===== constraint.sdc =====
create_clock -name core_clock -period 65.1 [get_ports {CLK}]
set_input_delay 13.0200 -clock core_clock [delete_from_list [all_inputs] [get_ports {CLK}]]
set_output_delay 13.0200 -clock core_clock [all_outputs]
set_load 0.01 [all_outputs]

===== config.mk =====
export PLATFORM = sky130hd
export DESIGN_NAME = ALU_TOP
export DESIGN_NICKNAME = ALU_TOP
export VERILOG_FILES = /design/flow/design.v
export SDC_FILE = /design/flow/constraint.sdc
export NUM_CORES = 4
export LEC_CHECK = 0
export CAP_MARGIN = 20
export CORE_MARGIN = 2
export CORE_UTILIZATION = 66
export CTS_CLUSTER_DIAMETER = 216
export CTS_CLUSTER_SIZE = 58
export SLEW_MARGIN = 20
export TNS_END_PERCENT = 5

===== run.sh =====
#!/bin/bash
# the make line also repeats each setting of config.mk as NAME=value (left out here)
make -C /OpenROAD-flow-scripts/flow DESIGN_CONFIG=/design/flow/config.mk WORK_HOME=/design/flow/orfs CLKGATE_MAP_FILE= finish

===== design.v =====
module Decoder (
input  wire [1:0] IN ,
output reg  [3:0] OUT
);
always @(*)
  begin
  OUT = 4'b0000 ;
    case (IN)
     2'b00 : OUT = 4'b0001 ;
     2'b01 : OUT = 4'b0010 ;          
     2'b10 : OUT = 4'b0100 ;     
     2'b11 : OUT = 4'b1000 ;     
   endcase
 end 
 endmodule
module ARITHMATIC_UNIT
  #(parameter IN_DATA_WIDTH= 16,
              OUT_DATA_WIDTH=16
  )
  (
  input wire      [IN_DATA_WIDTH-1:0]        A,
  input wire      [IN_DATA_WIDTH-1:0]        B,
  input wire      [1:0]                      ALU_FUN,
  input wire                                 Clk,
  input wire                                 RST,
  input wire                                 Arithmaitc_Enable,
  output reg     [OUT_DATA_WIDTH-1:0]       Arith_out,
  output reg                                Arith_Flag,
  output reg                                Carry_out
  );
   reg     [OUT_DATA_WIDTH-1:0]       Arith_out_signal;
   reg     [1:0]                      Arith_Flag_signal;
   wire                              Carry_out_signal;
always@(posedge Clk or negedge RST)
begin
  if(!RST)
    begin
      Arith_out<=0;
      Arith_Flag<=0;
      Carry_out<=0;
    end
  else 
    begin
     Arith_out<=Arith_out_signal;
     Arith_Flag<=Arith_Flag_signal;
     Carry_out<=Carry_out_signal;
    end
end
always@(*)
begin
  Arith_out_signal=16'b0;
  Arith_Flag_signal=1'b0;
  if(Arithmaitc_Enable)
    begin
      case(ALU_FUN)
        2'b00:begin
          Arith_out_signal=A+B;
            Arith_Flag_signal=1'b1;
        end
        2'b01:begin
          Arith_out_signal=A-B;
            Arith_Flag_signal=1'b1;
        end
        2'b10:begin
          Arith_out_signal=A*B;
            Arith_Flag_signal=1'b1;
        end
        2'b11:begin
          Arith_out_signal=(B==0)?32'h0000FFFF:A/B;
            Arith_Flag_signal=1'b1;
        end   
    endcase
    end
    else
      begin
        Arith_out_signal=16'b0;
        Arith_Flag_signal=1'b0;
      end
end
assign  Carry_out_signal= Arith_out_signal[IN_DATA_WIDTH];
endmodule
module LOGIC_UNIT
   #(parameter IN_DATA_WIDTH= 16,
              OUT_DATA_WIDTH=16
  )
  (
  input wire      [IN_DATA_WIDTH-1:0]        A,
  input wire      [IN_DATA_WIDTH-1:0]        B,
  input wire      [1:0]                      ALU_FUN,
  input wire                                 Clk,
  input wire                                 RST,
  input wire                                 LOGIC_Enable,
  output reg     [OUT_DATA_WIDTH-1:0]        LOGICAL_out,
  output reg                                 LOGICAL_Flag
  );
  reg [OUT_DATA_WIDTH-1:0]        LOGICAL_out_signal;
  reg                             LOGICAL_Flag_siganl;
  always@(posedge Clk or negedge RST)
  begin
    if(!RST)
      begin
      LOGICAL_out<=16'b0;
      LOGICAL_Flag<=1'b0;
      end
    else
      begin
      LOGICAL_out<=LOGICAL_out_signal;
      LOGICAL_Flag<=LOGICAL_Flag_siganl;
      end
  end
  always@(*)
  begin
    LOGICAL_Flag_siganl=1'b0;
    LOGICAL_out_signal=16'b0;
    if(LOGIC_Enable)
      begin
        case(ALU_FUN)
           2'b00 : begin
              LOGICAL_out_signal = A & B ;
              LOGICAL_Flag_siganl = 1'b1 ;              
		      end
          2'b01 : begin
              LOGICAL_out_signal = A | B ;
              LOGICAL_Flag_siganl = 1'b1 ;           
		      end
         2'b10 : begin
              LOGICAL_out_signal = ~(A & B) ;
              LOGICAL_Flag_siganl = 1'b1 ;           
		      end
         2'b11 : begin
              LOGICAL_out_signal = ~(A | B) ;
              LOGICAL_Flag_siganl = 1'b1 ;           
		      end
		    endcase
		   end
		   else
		     begin
		        LOGICAL_Flag_siganl=1'b0;
            LOGICAL_out_signal=16'b0;
		       end
		end
		endmodule
module SHIFT_UNIT  
   #(parameter IN_DATA_WIDTH= 16,
              OUT_DATA_WIDTH=16
  )
  (
  input wire      [IN_DATA_WIDTH-1:0]        A,
  input wire      [IN_DATA_WIDTH-1:0]        B,
  input wire      [1:0]                      ALU_FUN,
  input wire                                 Clk,
  input wire                                 RST,
  input wire                                 SHIFT_Enable,
  output reg     [OUT_DATA_WIDTH-1:0]        SHIFT_OUT,
  output reg                                 SHIFT_FLAG
  );
  reg [OUT_DATA_WIDTH-1:0]        SHIFT_OUT_SIGNAL;
  reg                             SHIFT_FLAG_SIGNAL;
  always@(posedge Clk or negedge RST)
  begin
    if(!RST)
      begin
        SHIFT_OUT<=16'b0;
        SHIFT_FLAG<=1'b0;
      end
    else
      begin
      SHIFT_OUT<=SHIFT_OUT_SIGNAL;
      SHIFT_FLAG<=SHIFT_FLAG_SIGNAL;
      end
  end
  always@(*)
  begin 
    SHIFT_OUT_SIGNAL = 1'b0 ;
    SHIFT_FLAG_SIGNAL = 1'b0 ;
	if(SHIFT_Enable)
      case (ALU_FUN)
      2'b00 : begin
              SHIFT_OUT_SIGNAL = A >> 1  ;
              SHIFT_FLAG_SIGNAL = 1'b1 ;              
		      end
      2'b01 : begin
              SHIFT_OUT_SIGNAL = A << 1 ;
              SHIFT_FLAG_SIGNAL = 1'b1 ;           
		      end
      2'b10 : begin
              SHIFT_OUT_SIGNAL = B >> 1 ;
              SHIFT_FLAG_SIGNAL = 1'b1 ;           
		      end
      2'b11 : begin
              SHIFT_OUT_SIGNAL = B << 1 ;
              SHIFT_FLAG_SIGNAL = 1'b1 ;           
		      end
      endcase
	else
	 begin
      SHIFT_OUT_SIGNAL = 1'b0 ;
      SHIFT_FLAG_SIGNAL = 1'b0 ;
     end
 end
 endmodule
module CMP_UNIT 
  #(parameter IN_DATA_WIDTH= 16,
              OUT_DATA_WIDTH=16
  )
    (
  input wire      [IN_DATA_WIDTH-1:0]        A,
  input wire      [IN_DATA_WIDTH-1:0]        B,
  input wire      [1:0]                      ALU_FUN,
  input wire                                 Clk,
  input wire                                 RST,
  input wire                                 CMP_Enable,
  output reg     [OUT_DATA_WIDTH-1:0]        CMP_out,
  output reg                                 CMP_Flag
  );
  reg [OUT_DATA_WIDTH-1:0]        CMP_out_signal;
  reg                             CMP_Flag_siganl;
  always@(posedge Clk or negedge RST)
  begin
    if(!RST)
      begin
        CMP_out<=16'b0;
        CMP_Flag<=1'b0; 
      end
    else
      begin
      CMP_out<=CMP_out_signal;
      CMP_Flag<=CMP_Flag_siganl;
      end
  end
  always@(*)
  begin
    CMP_Flag_siganl=1'b0;
    CMP_out_signal=16'b0;
    if(CMP_Enable)
      begin
        case(ALU_FUN)
           2'b00 : begin
              CMP_out_signal = 16'b0  ;
              CMP_Flag_siganl = 1'b1 ;              
		               end
           2'b01 : begin
              CMP_Flag_siganl = 1'b1 ;  
              if (A==B)
                CMP_out_signal = 16'b1;
              else
                CMP_out_signal = 16'b0;			  
		               end
          2'b10 : begin
              CMP_Flag_siganl = 1'b1 ;  
              if (A>B)
                CMP_out_signal = 16'b10;
              else
                CMP_out_signal = 16'b0;			  
		              end
          2'b11 : begin
              CMP_Flag_siganl = 1'b1 ; 
              if (A<B)
                CMP_out_signal = 16'b11;
              else
                CMP_out_signal = 16'b0;			  
		              end
		         endcase
		     end
		   else
		     begin
		        CMP_Flag_siganl=1'b0;
            CMP_out_signal=16'b0;
		       end
		end
		endmodule
module ALU_TOP 
  #(parameter INDATA_WIDTH=16,
              Arithmatic_width=INDATA_WIDTH+INDATA_WIDTH,
              Logic_Width= INDATA_WIDTH,
              Shift_Width=INDATA_WIDTH,
              CMP_Width=3
  )
(
input wire [INDATA_WIDTH-1:0]           A,
input wire [INDATA_WIDTH-1:0]           B,
input wire [3:0]                        ALU_FUN,
input wire                              CLK,
input wire                              RST,
output wire [Arithmatic_width-1:0]      Arith_OUT,
output wire [Logic_Width-1:0]           Logic_OUT,
output wire [Shift_Width-1:0]           Shift_OUT,
output wire [CMP_Width-1:0]             CMP_OUT,
output wire                             Arith_FLAG,
output wire                             Carry_OUT,
output wire                             Logic_FLAG,
output wire                             Shift_FLAG,
output wire                             CMP_FLAG
);
wire                  Arith_enable ;
wire                  Logic_enable ;
wire                  Shift_enable ;
wire                  CMP_enable ;
Decoder mapping_Decoder(
.IN(ALU_FUN[3:2]),
.OUT({Shift_enable,CMP_enable,Logic_enable,Arith_enable})
);
ARITHMATIC_UNIT #(.IN_DATA_WIDTH(INDATA_WIDTH),.OUT_DATA_WIDTH(Arithmatic_width))mapping_Arith
(
.A(A),
.B(B),
.ALU_FUN(ALU_FUN[1:0]),
.Clk(CLK),
.RST(RST),
.Arithmaitc_Enable(Arith_enable),
.Arith_out(Arith_OUT),
.Arith_Flag(Arith_FLAG),
.Carry_out(Carry_OUT)
);
LOGIC_UNIT #(.IN_DATA_WIDTH(INDATA_WIDTH),.OUT_DATA_WIDTH(Logic_Width))mapping_Logic
(
.A(A),
.B(B),
.ALU_FUN(ALU_FUN[1:0]),
.Clk(CLK),
.RST(RST),
.LOGIC_Enable(Logic_enable),
.LOGICAL_out(Logic_OUT),
.LOGICAL_Flag(Logic_FLAG)
);
SHIFT_UNIT  #(.IN_DATA_WIDTH(INDATA_WIDTH),.OUT_DATA_WIDTH(Shift_Width))mapping_Shift
(
.A(A),
.B(B),
.ALU_FUN(ALU_FUN[1:0]),
.Clk(CLK),
.RST(RST),
.SHIFT_Enable(Shift_enable),
.SHIFT_OUT(Shift_OUT),
.SHIFT_FLAG(Shift_FLAG)
);
CMP_UNIT #(.IN_DATA_WIDTH(INDATA_WIDTH),.OUT_DATA_WIDTH(CMP_Width))mapping_Cmp
(
.A(A),
.B(B),
.ALU_FUN(ALU_FUN[1:0]),
.Clk(CLK),
.RST(RST),
.CMP_Enable(CMP_enable),
.CMP_out(CMP_OUT),
.CMP_Flag(CMP_FLAG)
);
endmodule

==> impl_metrics.tcl, run 1 <==
# implementation run metrics
set metrics [dict create \
    status "did not finish" \
    haltStage "global routing (5_1_grt)" \
    error_line "[ERROR GRT-0116] Global routing finished with congestion. Check the congestion regions in the DRC Viewer." \
    top_cells_by_area "ha_1 20%, fa_1 11%, nor2_1 5.2%, dfrtp_1 5.1%, a21oi_1 4.8%" \
    overflow 105 \
    ys_top_cells_by_count "546 x ha_1, 478 x nor2_1, 441 x nand2_1" \
    simple_gate_area_frac 0.2252 \
    cts_root_buf "clkbuf_16" \
    yosysMostFrequentCell "ha_1" \
    core-area_um2 51610 \
    top_area_frac 0.1971 \
    max-clock-path-buffers 2 \
    post-dp-hpwl_um 116800 \
    place_congestion 1.054 \
    fp-row-count 83 \
    htree_num_levels 3 \
    synth_area_per_cell_um2 7.541 \
    ys_warn_count 5 \
    aoi_share 0.2482 \
    ff_type "dfrtp_1" \
    seq_area_frac_synth 0.05054 \
    cts-buffers-inserted 9 \
    mux_share 0.04368 \
    synth-edff-count 0 \
    syn_inst 4596 \
    ys_sh_adder 0.3103 \
    die_area_um2 54360 \
    cts.sinks 70 \
    synth.distinct_cells 119 \
    ys_cells 4596 \
    io_buffer_count 108 \
    grt_usage 0.8069 \
    synth-xor-area-share 0.06379 \
    die_h_um 233.2 \
    die-width_um 233.2 \
    yosysTopAreaCell "ha_1" \
    async_reset_ff_frac 1.000 \
    synth-seq-cells 70 \
    fp-utilization 0.6715 \
    io-pin-count 110 \
    yosys_area_um2 34660 \
    syn_area_um2 34660 \
    cts_hold_buf 0 \
    place_inst 6602 \
    top_logic_kind "adder cells" \
]
repair_timing:
item / 4_1_cts
pin swaps: 122
setup buffers: 118
gates resized: 146
endpoints found under the hold margin: 0
cloned: 2
endpoints found under the setup margin: 8
stage by stage:
step	TNS [ps]	setup slack, ps	instance area (um2)
CTS	-117360	-28020	48920
floorplan	-140300	-30960	35910
global placement	-108660	-26180	47030
detailed placement	-138910	-30730	47030
layer usage:
| layer | overflow | GRT usage |
|---|---|---|
| met3 | 1 | 0.6731 |
| met4 | 49 | 0.8129 |
| met2 | 52 | 0.9593 |
| met1 | 3 | 0.7945 |
| met5 | 0 | 0.4274 |
==> run 2, diff against run 1 <==
- CAP_MARGIN: 20 -> 0
- CORE_UTILIZATION: 66 -> 72
- CTS_CLUSTER_DIAMETER: 216 -> not set
- CTS_CLUSTER_SIZE: 58 -> not set
- PLACE_DENSITY: not set -> 0.63
- TNS_END_PERCENT: 5 -> not set
- clock period: 65.1 -> 91.4 ns (I/O delays scaled with it)
==> run 2 against run 1 <==
Against the previous run:
- the flow stops in clock tree synthesis (4_1_cts)
- synthesized area stayed put
- synthesized cell count stayed put
- die area is 8.2% lower
==> impl_metrics.tcl, run 2 <==
# implementation run metrics
set metrics [dict create \
    syn_inst 4596 \
    ys_cells 4596 \
    place_congestion 1.054 \
    post-dp-hpwl_um 133000 \
    syn_area_um2 34660 \
    io_buffer_count 108 \
    die-width_um 223.4 \
    synth-xor-area-share 0.06379 \
    fp-row-count 80 \
    mux_share 0.04368 \
    io-pin-count 110 \
    yosys_area_um2 34660 \
    ys_top_cells_by_count "546 x ha_1, 478 x nor2_1, 441 x nand2_1" \
    synth-seq-cells 70 \
    yosysMostFrequentCell "ha_1" \
    async_reset_ff_frac 1.000 \
    yosysTopAreaCell "ha_1" \
    fp-utilization 0.7274 \
    top_logic_kind "adder cells" \
    top_cells_by_area "ha_1 20%, fa_1 11%, nor2_1 5.2%, dfrtp_1 5.1%, a21oi_1 4.8%" \
    aoi_share 0.2482 \
    core-area_um2 47650 \
    synth-edff-count 0 \
    die_h_um 223.4 \
    placed_area_um2 45790 \
    place_inst 6376 \
    status "did not finish" \
    top_area_frac 0.1971 \
    synth_area_per_cell_um2 7.541 \
    ys_warn_count 5 \
    die_area_um2 49910 \
    error_line "[ERROR DPL-0033] detailed placement checks failed during check placement." \
    simple_gate_area_frac 0.2252 \
    synth.distinct_cells 119 \
    haltStage "clock tree synthesis (4_1_cts)" \
    ys_sh_adder 0.3103 \
    ff_type "dfrtp_1" \
    seq_area_frac_synth 0.05054 \
]
-- run 2: per-stage QoR --
| stage | setup slack (ps) | hold slack (ps) |
|---|---|---|
| detailed placement | -12000 | 18480 |
| floorplan | -9798 | 17980 |
| global placement | -5303 | 18460 |
==> run 3, diff against run 2 <==
- CAP_MARGIN: 0 -> 20
- CORE_UTILIZATION: 72 -> 9
- PLACE_DENSITY: 0.63 -> not set
- clock period: 91.4 -> 149.0 ns (I/O delays scaled with it)
==> run 3 against run 2 <==
Against the previous run:
- now clean on timing, DRC and antenna
- synthesized cell count unchanged
- die area rose to 7.8 times the previous value
- synthesized area did not move
==> impl_metrics.tcl, run 3 <==
# place-and-route summary
set metrics [dict create \
    fp-row-count 227 \
    place_congestion 0.9138 \
    core-area_um2 382900 \
    io_buffer_count 108 \
    critPathKind "in2reg" \
    post-cts-setup-buffers 0 \
    cts-buffers-inserted 9 \
    ant_nets 0 \
    rsz0062_at_grt "no" \
    grt_pass1_vias 33480 \
    synth.distinct_cells 119 \
    drt-vias-per-instance 3.570 \
    crit_buf_inv 17 \
    cts.sinks 70 \
    whs_ps 29270 \
    critPathMaxFanout 40 \
    synth-xor-area-share 0.06379 \
    drv_slew 0 \
    yosysMostFrequentCell "ha_1" \
    drt-wirelength-per-cell_um 13.78 \
    grt_pass1_wl_um 201800 \
    post-dp-hpwl_um 106300 \
    die-width_um 624.6 \
    mux_share 0.04368 \
    yosys_area_um2 34660 \
    overflow 0 \
    cp_data_required_time_ps 149270 \
    maxCapViolations 0 \
    ys_warn_count 5 \
    async_reset_ff_frac 1.000 \
    cts_resized 0 \
    synth_area_per_cell_um2 7.541 \
    crit_path_end_kind "flop" \
    grt_usage 0.06654 \
    hold_viol 0 \
    worst_path_largest_cell_delay_ps 900 \
    cts_tree "done" \
    ys_cells 4596 \
    cp-start-kind "input pin" \
    max_freq_mhz 7.712 \
    cts_hold_buf 0 \
    route.detailed.drc 0 \
    crit_start "B[12]" \
    top_area_frac 0.1971 \
    syn_area_um2 34660 \
    fin_tns_setup_ps 0 \
    crit_top_cell "o21a_1" \
    top_cells_by_area "ha_1 20%, fa_1 11%, nor2_1 5.2%, dfrtp_1 5.1%, a21oi_1 4.8%" \
    ff_type "dfrtp_1" \
    ys_top_cells_by_count "546 x ha_1, 478 x nor2_1, 441 x nand2_1" \
    warnings 61 \
    fp-utilization 0.09052 \
    area.growth.synth_to_final_pct 21.99 \
    slowest_stage "o41ai_1" \
    combGateArea_um2 30970 \
    synth-edff-count 0 \
    ys_sh_adder 0.3103 \
    status "no timing/DRC/antenna violations" \
    endpoint "mapping_Arith.Arith_out[0]" \
    seq_area_frac_synth 0.05054 \
    yosysTopAreaCell "ha_1" \
    clkTransAtPathRegs_ps 80 \
    setup-violations-final 0 \
    die_h_um 624.6 \
    finalNetCount 5419 \
    cts_root_buf "clkbuf_16" \
    htree_num_levels 3 \
    hold_class "in2async" \
    max-clock-path-buffers 2 \
    post-route-period-util 0.8703 \
    drt_iter0_drc 2810 \
    die_area_um2 390100 \
    io-pin-count 110 \
    aoi_share 0.2482 \
    arrival_ps 129940 \
    vias 34590 \
    first_pass_iters 7 \
    path_depth 425 \
    top_logic_kind "adder cells" \
    grt_max_degree 58 \
    simple_gate_area_frac 0.2252 \
    antenna_found_initial 21 \
    slew_headroom 0.3159 \
    routed_wl_um 133500 \
    cpLargestDelayFamily "AND-OR/OR-AND gates" \
    final.min_clock_period_ps 129680 \
    synth-seq-cells 70 \
    worst-slew-pin-transition_ps 1017 \
    flop_area_um2 1752 \
    syn_inst 4596 \
    n_fill_cell 44360 \
]
[run 3: cell type report]
| class | instances | area share |
|---|---|---|
| inverters | 342 | 0.03036 |
| multi-input cells | 4029 | 0.7325 |
| clock buffers | 9 | 0.005327 |
| repair buffers | 187 | 0.03936 |
| well taps | 5038 | 0.1491 |
| clock inverters | 7 | 0.001480 |
| diodes | 7 | 0.0004143 |
| flip-flops and latches | 70 | 0.04143 |
[run 3: through the flow]
stage	util	setup WS, ps	area (um2)	instances
after floorplan	-	27730	34720	4612
after global placement	0.1096	21200	41970	9666
after detailed placement	0.1096	20060	41970	9666
after CTS	0.1104	20140	42260	9682
after global routing	0.1104	11520	42270	9686
final	0.1104	19320	42280	9689
[run 3: metal layers]
metal  GRT usage  part of all wire  vias to the layer above
li1            -                 -                    16590
met1     0.08059              0.41                    16490
met2      0.1202              0.49                     1234
met3    0.005052             0.058                      275
met4     0.02782             0.046                        0
met5           0                 0                        -
==> run 4, diff against run 3 <==
- ABC_AREA: not set -> 1
- CAP_MARGIN: 20 -> 0
- CORE_UTILIZATION: 9 -> 72
- CTS_CLUSTER_DIAMETER: not set -> 232
- MAX_ROUTING_LAYER: not set -> met4
- clock period: 149.0 -> 93.2 ns (I/O delays scaled with it)
==> run 4 against run 3 <==
Against the previous run:
- now fails the layout checks on setup timing
- synthesized cell count grew 22%
- via count grew 32%
- utilization grew 80 points
- hold slack lost 11000 ps
- final area grew 5.8%
- setup slack lost 25000 ps
- global-route usage grew 39 points
- sequential share of layout area shrank 0.23 points
- critical path type unchanged
- critical endpoint unchanged
- highest routed layer unchanged
==> impl_metrics.tcl, run 4 <==
# place-and-route summary
set metrics [dict create \
    status "complete, but fails checks" \
    so.violations "setup timing" \
    first_pass_iters 17 \
    simple_gate_area_frac 0.2875 \
    syn_inst 5611 \
    syn_area_um2 35930 \
    synth.distinct_cells 76 \
    synth_area_per_cell_um2 6.403 \
    ys_sh_adder 0.2994 \
    cp_data_required_time_ps 93400 \
    die_area_um2 51700 \
    async_reset_ff_frac 1.000 \
    worst_path_largest_cell_delay_ps 400 \
    max-clock-path-buffers 2 \
    yosysTopAreaCell "ha_1" \
    fp-utilization 0.7324 \
    vias 45760 \
    top_area_frac 0.1902 \
    finalNetCount 6960 \
    setup-violations-final 3 \
    cts_root_buf "clkbuf_16" \
    path_depth 638 \
    critPathKind "in2reg" \
    cpLargestDelayFamily "AND-OR/OR-AND gates" \
    critPathMaxFanout 17 \
    fin_ws_ps -5731 \
    worst-slew-pin-transition_ps 1166 \
    seq_area_frac_synth 0.04876 \
    grt_usage 0.4517 \
    crit_top_cell "nand2_2" \
    core-area_um2 49050 \
    die_h_um 227.4 \
    slew_headroom 0.2142 \
    crit_start "A[12]" \
    rsz0062_at_grt "yes" \
    synth-seq-cells 70 \
    cts_tree "done" \
    crit_buf_inv 133 \
    flop_area_um2 1752 \
    htree_num_levels 3 \
    route.detailed.drc 0 \
    grt_pass1_wl_um 182400 \
    grt_max_degree 71 \
    io-pin-count 110 \
    drt-vias-per-instance 6.663 \
    dp_slack_ps -4237 \
    yosys_area_um2 35930 \
    post-dp-hpwl_um 86750 \
    ys_warn_count 5 \
    maxCapViolations 0 \
    cts_hold_buf 0 \
    drt_iter0_drc 7320 \
    io_buffer_count 108 \
    cts.sinks 70 \
    slowest_stage "ha_1" \
    max_freq_mhz 10.11 \
    clkTransAtPathRegs_ps 70 \
    fp-row-count 81 \
    synth-edff-count 0 \
    whs_ps 18430 \
    post-route-period-util 1.061 \
    ant_nets 0 \
    top_logic_kind "adder cells" \
    place_congestion 1.050 \
    warnings 65 \
    mux_share 0 \
    grt_pass1_vias 37280 \
    top_cells_by_area "ha_1 19%, nand2_1 14%, fa_1 11%, inv_1 9.7%, xor2_1 5.2%" \
    hold_class "in2async" \
    cp-start-kind "input pin" \
    drt-wirelength-per-cell_um 22.21 \
    routed_wl_um 152500 \
    crit_path_end_kind "flop" \
    area.growth.synth_to_final_pct 24.51 \
    synth-xor-area-share 0.07801 \
    drv_slew 0 \
    combGateArea_um2 32160 \
    cts-buffers-inserted 9 \
    overflow 0 \
    ff_type "dfrtp_1" \
    ys_top_cells_by_count "1347 x nand2_1, 925 x inv_1, 546 x ha_1" \
    die-width_um 227.4 \
    aoi_share 0.1567 \
    fin_tns_setup_ps -9914 \
    antenna_found_initial 12 \
    n_fill_cell 2200 \
    endpoint "mapping_Arith.Arith_out[0]" \
    yosysMostFrequentCell "nand2_1" \
    hold_viol 0 \
    final.min_clock_period_ps 98930 \
    arrival_ps 99130 \
    ys_cells 5611 \
]
-- run 4: stage by stage --
stage	util	cells	area (um2)
after floorplan	-	5627	36840
after global placement	0.8175	6560	40100
after detailed placement	0.8176	6560	40100
after CTS	0.8331	6618	40870
after global routing	0.9117	6863	44720
final	0.9119	6867	44730
-- run 4: repair_timing --
item / 4_1_cts / 5_1_grt
buffers inserted: 31 / 220
pin swaps: 34 / 420
setup endpoints to repair: 2 / 4
resized: 36 / 543
cloned: 11 / 12
-- run 4: routing by layer --
| layer | part of all wire | vias up | GRT usage |
|---|---|---|---|
| met4 | 0.11 | 0 | 0.2446 |
| met5 | 0 | - | - |
| met2 | 0.41 | 4410 | 0.7115 |
| li1 | - | 19120 | - |
| met1 | 0.31 | 20250 | 0.5395 |
| met3 | 0.16 | 1978 | 0.09706 |
-- run 4: area by class of cell --
| class | count | share of cell area |
|---|---|---|
| timing repair inverter | 11 | 0.001678 |
| sequential | 70 | 0.03916 |
| multi-input combinational | 4377 | 0.7189 |
| antenna | 18 | 0.001007 |
| inverter | 1015 | 0.08727 |
| clock buffer | 10 | 0.005342 |
| clock inverter | 6 | 0.001510 |
| timing repair buffer | 696 | 0.1265 |
| tap | 664 | 0.01857 |
==> run 5, diff against run 4 <==
- CAP_MARGIN: 0 -> 20
- CTS_CLUSTER_DIAMETER: 232 -> 208
- MAX_ROUTING_LAYER: met4 -> not set
- PLACE_DENSITY_LB_ADDON: not set -> 0.22
- SETUP_SLACK_MARGIN: not set -> 3.13
- SLEW_MARGIN: 20 -> 40
- clock period: 93.2 -> 51.6 ns (I/O delays scaled with it)
==> run 5 against run 4 <==
Against the previous run:
- the run now fails in detailed placement (3_5_place_dp)
- synthesized area stayed put
- die area did not move
- synthesized cell count stayed put
==> impl_metrics.tcl, run 5 <==
# implementation run metrics
set metrics [dict create \
    status "did not finish" \
    haltStage "detailed placement (3_5_place_dp)" \
    error_line "Error: detail_place.tcl, 38 bad optional access" \
    synth-edff-count 0 \
    seq_area_frac_synth 0.04876 \
    io-pin-count 110 \
    ys_sh_adder 0.2994 \
    fp-row-count 81 \
    ff_type "dfrtp_1" \
    die_h_um 227.4 \
    yosysTopAreaCell "ha_1" \
    place_congestion 1.066 \
    syn_inst 5611 \
    top_logic_kind "adder cells" \
    simple_gate_area_frac 0.2875 \
    synth-xor-area-share 0.07801 \
    ys_warn_count 5 \
    aoi_share 0.1567 \
    synth-seq-cells 70 \
    fp-utilization 0.7324 \
    io_buffer_count 108 \
    yosys_area_um2 35930 \
    syn_area_um2 35930 \
    top_cells_by_area "ha_1 19%, nand2_1 14%, fa_1 11%, inv_1 9.7%, xor2_1 5.2%" \
    yosysMostFrequentCell "nand2_1" \
    synth.distinct_cells 76 \
    core-area_um2 49050 \
    mux_share 0 \
    synth_area_per_cell_um2 6.403 \
    ys_cells 5611 \
    die_area_um2 51700 \
    top_area_frac 0.1902 \
    ys_top_cells_by_count "1347 x nand2_1, 925 x inv_1, 546 x ha_1" \
    die-width_um 227.4 \
    async_reset_ff_frac 1.000 \
]
-- run 5: through the flow --
stage	std cells	setup slack (ps)	area (um2)	setup TNS [ps]	hold slack, ps
2_1_floorplan	5627	-34300	37280	-229430	10020
3_3_place_gp	7667	-26770	48800	-165630	10490
==> run 6, diff against run 5 <==
- ABC_AREA: 1 -> 0
- CAP_MARGIN: 20 -> 10
- CELL_PAD_IN_SITES_GLOBAL_PLACEMENT: not set -> 0
- CORE_UTILIZATION: 72 -> 57
- CTS_CLUSTER_DIAMETER: 208 -> 343
- GPL_TIMING_DRIVEN: not set -> 1
- MIN_ROUTING_LAYER: not set -> met1
- PLACE_DENSITY_LB_ADDON: 0.22 -> 0.21
- SETUP_SLACK_MARGIN: 3.13 -> -2.0
- SLEW_MARGIN: 40 -> 20
- clock period: 51.6 -> 97.7 ns (I/O delays scaled with it)
==> run 6 against run 5 <==
Against the previous run:
- now fails the layout checks on setup timing
- synthesized area is 3.5% lower
- die area increased by 21%
- synthesized cell count down 18%
==> impl_metrics.tcl, run 6 <==
# place-and-route summary
set metrics [dict create \
    synth-edff-count 0 \
    ys_top_cells_by_count "546 x ha_1, 478 x nor2_1, 441 x nand2_1" \
    ys_sh_adder 0.3103 \
    ff_type "dfrtp_1" \
    cpLargestDelayFamily "AND-OR/OR-AND gates" \
    first_pass_iters 7 \
    ys_warn_count 5 \
    antenna_found_initial 1 \
    slowest_stage "clkdlybuf4s50_1" \
    top_cells_by_area "ha_1 20%, fa_1 11%, nor2_1 5.2%, dfrtp_1 5.1%, a21oi_1 4.8%" \
    final.min_clock_period_ps 99930 \
    cts-buffers-inserted 9 \
    drt-vias-per-instance 6.236 \
    mux_share 0.04368 \
    rsz0062_at_grt "yes" \
    endpoint "mapping_Arith.Arith_out[0]" \
    synth.distinct_cells 119 \
    slew_headroom 0.3272 \
    syn_inst 4596 \
    grt_max_degree 71 \
    aoi_share 0.2482 \
    yosysMostFrequentCell "ha_1" \
    yosysTopAreaCell "ha_1" \
    path_depth 434 \
    top_logic_kind "adder cells" \
    die_h_um 250.6 \
    drt_iter0_drc 3553 \
    die_area_um2 62790 \
    die-width_um 250.6 \
    status "complete, but fails checks" \
    overflow 0 \
    seq_area_frac_synth 0.05054 \
    crit_buf_inv 25 \
    cts_root_buf "clkbuf_16" \
    max-clock-path-buffers 2 \
    grt_pass1_wl_um 204500 \
    grt_pass1_vias 39380 \
    drt-wirelength-per-cell_um 20.35 \
    post-dp-hpwl_um 102000 \
    io_buffer_count 108 \
    routed_wl_um 131700 \
    ant_nets 0 \
    worst_path_largest_cell_delay_ps 560 \
    place_congestion 1.009 \
    finalNetCount 6462 \
    drv_slew 0 \
    fin_ws_ps -2227 \
    stdcell_area_um2 46800 \
    fp-row-count 90 \
    cp-start-kind "input pin" \
    synth-seq-cells 70 \
    grt_usage 0.4043 \
    arrival_ps 100170 \
    maxCapViolations 0 \
    critPathMaxFanout 15 \
    crit_top_cell "o21a_1" \
    cts_tree "done" \
    cts.sinks 70 \
    warnings 63 \
    crit_path_end_kind "flop" \
    critPathKind "in2reg" \
    fp-utilization 0.5753 \
    async_reset_ff_frac 1.000 \
    hold_class "in2async" \
    setup-violations-final 1 \
    yosys_area_um2 34660 \
    crit_start "A[12]" \
    core-area_um2 60250 \
    worst-slew-pin-transition_ps 1009 \
    cp_data_required_time_ps 97940 \
    htree_num_levels 3 \
    simple_gate_area_frac 0.2252 \
    synth-xor-area-share 0.06379 \
    io-pin-count 110 \
    so.violations "setup timing" \
    area.growth.synth_to_final_pct 35.02 \
    route.detailed.drc 0 \
    ys_cells 4596 \
    vias 40360 \
    syn_area_um2 34660 \
    post-route-period-util 1.023 \
    synth_area_per_cell_um2 7.541 \
    placed_area_um2 44830 \
    hold_viol 0 \
    clkTransAtPathRegs_ps 80 \
    max_freq_mhz 10.01 \
    top_area_frac 0.1971 \
]
==> run 6: cell type report <==
class                      instances  area, um2
multi-input combinational       4031      32880
fill                            4465      13450
timing repair buffer            1228       9608
sequential                        70       1752
inverter                         342       1285
tap                              782      978.4
clock buffer                       9      225.2
clock inverter                     7      58.81
antenna                            3      7.507
==> run 6: through the flow <==
stage / utilization / hold slack, ps / setup TNS (ps) / worst slack, ps / cells
floorplan: - / 19240 / -7010 / -4788 / 4612
global placement: 0.7442 / 19740 / -1438 / -1438 / 6387
detailed placement: 0.7442 / 19750 / -4658 / -3670 / 6387
CTS: 0.7544 / 19360 / -1985 / -1985 / 6416
global route: 0.7766 / 19410 / -9973 / -6452 / 6469
finish: 0.7768 / 19330 / -2227 / -2227 / 6472
==> run 6: timing repair <==
action	4_1_cts	5_1_grt
endpoints found under the setup margin	1	2
gates resized	49	181
pin swaps	34	155
hold buffers	0	0
gates cloned	1	1
buffers inserted	13	59
==> run 6: metal layers <==
| layer | vias to the layer above | global-route usage | share of wire |
|---|---|---|---|
| met3 | 551 | 0.07659 | 0.10 |
| met4 | 0 | 0.1849 | 0.054 |
| met5 | - | 0 | 0 |
| met1 | 19080 | 0.5167 | 0.40 |
| li1 | 18640 | - | - |
| met2 | 2097 | 0.6607 | 0.44 |
==> run 7, diff against run 6 <==
- ABC_AREA: 0 -> not set
- CAP_MARGIN: 10 -> 20
- CELL_PAD_IN_SITES_DETAIL_PLACEMENT: not set -> 1
- CELL_PAD_IN_SITES_GLOBAL_PLACEMENT: 0 -> not set
- CORE_ASPECT_RATIO: not set -> 1.16
- CORE_MARGIN: 2 -> 7
- CORE_UTILIZATION: 57 -> 58
- CTS_CLUSTER_DIAMETER: 343 -> not set
- CTS_CLUSTER_SIZE: not set -> 82
- GPL_ROUTABILITY_DRIVEN: not set -> 1
- GPL_TIMING_DRIVEN: 1 -> not set
- MIN_ROUTING_LAYER: met1 -> met2
- PLACE_DENSITY: not set -> 0.48
- PLACE_DENSITY_LB_ADDON: 0.21 -> not set
- SETUP_SLACK_MARGIN: -2.0 -> not set
- TNS_END_PERCENT: not set -> 10
- clock period: 97.7 -> 65.7 ns (I/O delays scaled with it)
==> run 7 against run 6 <==
Against the previous run:
- the run now fails in detailed placement (3_5_place_dp)
- die area is 6.4% higher
- synthesized cell count unchanged
- synthesized area unchanged
==> impl_metrics.tcl, run 7 <==
# implementation run metrics
set metrics [dict create \
    die-width_um 241.0 \
    mux_share 0.04368 \
    io-pin-count 110 \
    haltStage "detailed placement (3_5_place_dp)" \
    synth-xor-area-share 0.06379 \
    core-area_um2 59100 \
    synth-seq-cells 70 \
    error_line "[ERROR DPL-0033] detailed placement checks failed during check placement." \
    ys_sh_adder 0.3103 \
    syn_area_um2 34660 \
    ys_top_cells_by_count "546 x ha_1, 478 x nor2_1, 441 x nand2_1" \
    io_buffer_count 108 \
    top_logic_kind "adder cells" \
    syn_inst 4596 \
    aoi_share 0.2482 \
    top_area_frac 0.1971 \
    ff_type "dfrtp_1" \
    yosysMostFrequentCell "ha_1" \
    place_congestion 1.088 \
    top_cells_by_area "ha_1 20%, fa_1 11%, nor2_1 5.2%, dfrtp_1 5.1%, a21oi_1 4.8%" \
    synth_area_per_cell_um2 7.541 \
    yosysTopAreaCell "ha_1" \
    ys_warn_count 5 \
    fp-utilization 0.5865 \
    ys_cells 4596 \
    yosys_area_um2 34660 \
    seq_area_frac_synth 0.05054 \
    synth-edff-count 0 \
    fp-row-count 96 \
    die_area_um2 66810 \
    die_h_um 277.3 \
    async_reset_ff_frac 1.000 \
    synth.distinct_cells 119 \
    simple_gate_area_frac 0.2252 \
    status "did not finish" \
]
==> run 7: through the flow <==
stage / cells / setup WS (ps) / TNS [ps] / area (um2)
floorplan: 4612 / -30480 / -136460 / 35910
global placement: 6708 / -26480 / -111450 / 47200
